==> job 6730 <==
## brain_m
module brain_m(clk, rst, distance, mode, start, E, color, OE, shape);
Settings: LEC_CHECK=0, ABC_AREA=1, CAP_MARGIN=20, CELL_PAD_IN_SITES_DETAIL_PLACEMENT=2, CELL_PAD_IN_SITES_GLOBAL_PLACEMENT=3, CORE_MARGIN=3, CORE_UTILIZATION=54, CTS_CLUSTER_DIAMETER=184, GPL_ROUTABILITY_DRIVEN=0, GPL_TIMING_DRIVEN=0, MAX_ROUTING_LAYER=met4, MIN_ROUTING_LAYER=met2, SETUP_SLACK_MARGIN=0.06, SLEW_MARGIN=25, TNS_END_PERCENT=10; clock period 6.06 ns.
run.sh (not shown) runs the stock make flow with config.mk's settings and CLKGATE_MAP_FILE=.
==> job 6193 (differences from job 6730) <==
Settings changed: ABC_AREA 1 to unset, CELL_PAD_IN_SITES_DETAIL_PLACEMENT 2 to unset, CELL_PAD_IN_SITES_GLOBAL_PLACEMENT 3 to unset, CORE_MARGIN 3 to 2, CORE_UTILIZATION 54 to 72, CTS_CLUSTER_DIAMETER 184 to unset, GPL_ROUTABILITY_DRIVEN 0 to unset, GPL_TIMING_DRIVEN 0 to unset, MAX_ROUTING_LAYER met4 to unset, MIN_ROUTING_LAYER met2 to unset, SETUP_SLACK_MARGIN 0.06 to -0.24, SLEW_MARGIN 25 to 20, TNS_END_PERCENT 10 to unset.
==> flow/constraint.sdc (replaced) <==
create_clock -name core_clock -period 3.7 [get_ports {clk}]
set_input_delay 0.7400 -clock core_clock [delete_from_list [all_inputs] [get_ports {clk}]]
set_output_delay 0.7400 -clock core_clock [all_outputs]
set_load 0.01 [all_outputs]
==> job 6041 (differences from job 6730) <==
Settings changed: ABC_AREA 1 to unset, CELL_PAD_IN_SITES_DETAIL_PLACEMENT 2 to unset, CELL_PAD_IN_SITES_GLOBAL_PLACEMENT 3 to unset, CORE_MARGIN 3 to 2, CORE_UTILIZATION 54 to 72, CTS_CLUSTER_DIAMETER 184 to 363, GPL_ROUTABILITY_DRIVEN 0 to unset, GPL_TIMING_DRIVEN 0 to unset, MAX_ROUTING_LAYER met4 to unset, MIN_ROUTING_LAYER met2 to unset, PLACE_DENSITY_LB_ADDON set to 0.01, SETUP_SLACK_MARGIN 0.06 to -0.2, SLEW_MARGIN 25 to 20, TNS_END_PERCENT 10 to unset.
==> flow/constraint.sdc (replaced) <==
create_clock -name core_clock -period 3.77 [get_ports {clk}]
set_input_delay 0.7540 -clock core_clock [delete_from_list [all_inputs] [get_ports {clk}]]
set_output_delay 0.7540 -clock core_clock [all_outputs]
set_load 0.01 [all_outputs]
==> job 1474 (differences from job 6730) <==
Settings changed: ABC_AREA 1 to unset, CELL_PAD_IN_SITES_DETAIL_PLACEMENT 2 to unset, CELL_PAD_IN_SITES_GLOBAL_PLACEMENT 3 to unset, CORE_MARGIN 3 to 2, CORE_UTILIZATION 54 to 40, CTS_CLUSTER_DIAMETER 184 to unset, GPL_ROUTABILITY_DRIVEN 0 to unset, GPL_TIMING_DRIVEN 0 to unset, MAX_ROUTING_LAYER met4 to unset, MIN_ROUTING_LAYER met2 to unset, PLACE_DENSITY set to 0.6, SETUP_SLACK_MARGIN 0.06 to unset, SLEW_MARGIN 25 to 20, TNS_END_PERCENT 10 to unset.
==> flow/constraint.sdc (replaced) <==
create_clock -name core_clock -period 6.6 [get_ports {clk}]
set_input_delay 1.3200 -clock core_clock [delete_from_list [all_inputs] [get_ports {clk}]]
set_output_delay 1.3200 -clock core_clock [all_outputs]
set_load 0.01 [all_outputs]
==> results <==
Job 6041 ran to the end with violations: setup timing. Job 6193 finished but failed the layout checks on setup timing. Job 6730 failed in global placement without I/O. Job 1474 went through all stages and came out clean. Sequential share of layout area: job 6041 > job 1474 > job 6193. Against job 1474, the combinational power of job 6041 is higher by 90%. Between job 6193 and job 6041, the lower clock skew is in job 6041 (gap 20 ps). The highest non-clock buffer count belongs to job 6193, the lowest to job 1474. In job 1474 the core utilization is lower than in job 6041, by 36 points. In area after synthesis, job 1474 and job 6041 do not differ. Cell count: job 1474 is higher than job 6041 (11%).
Power is estimated from default activity; no workload was simulated.
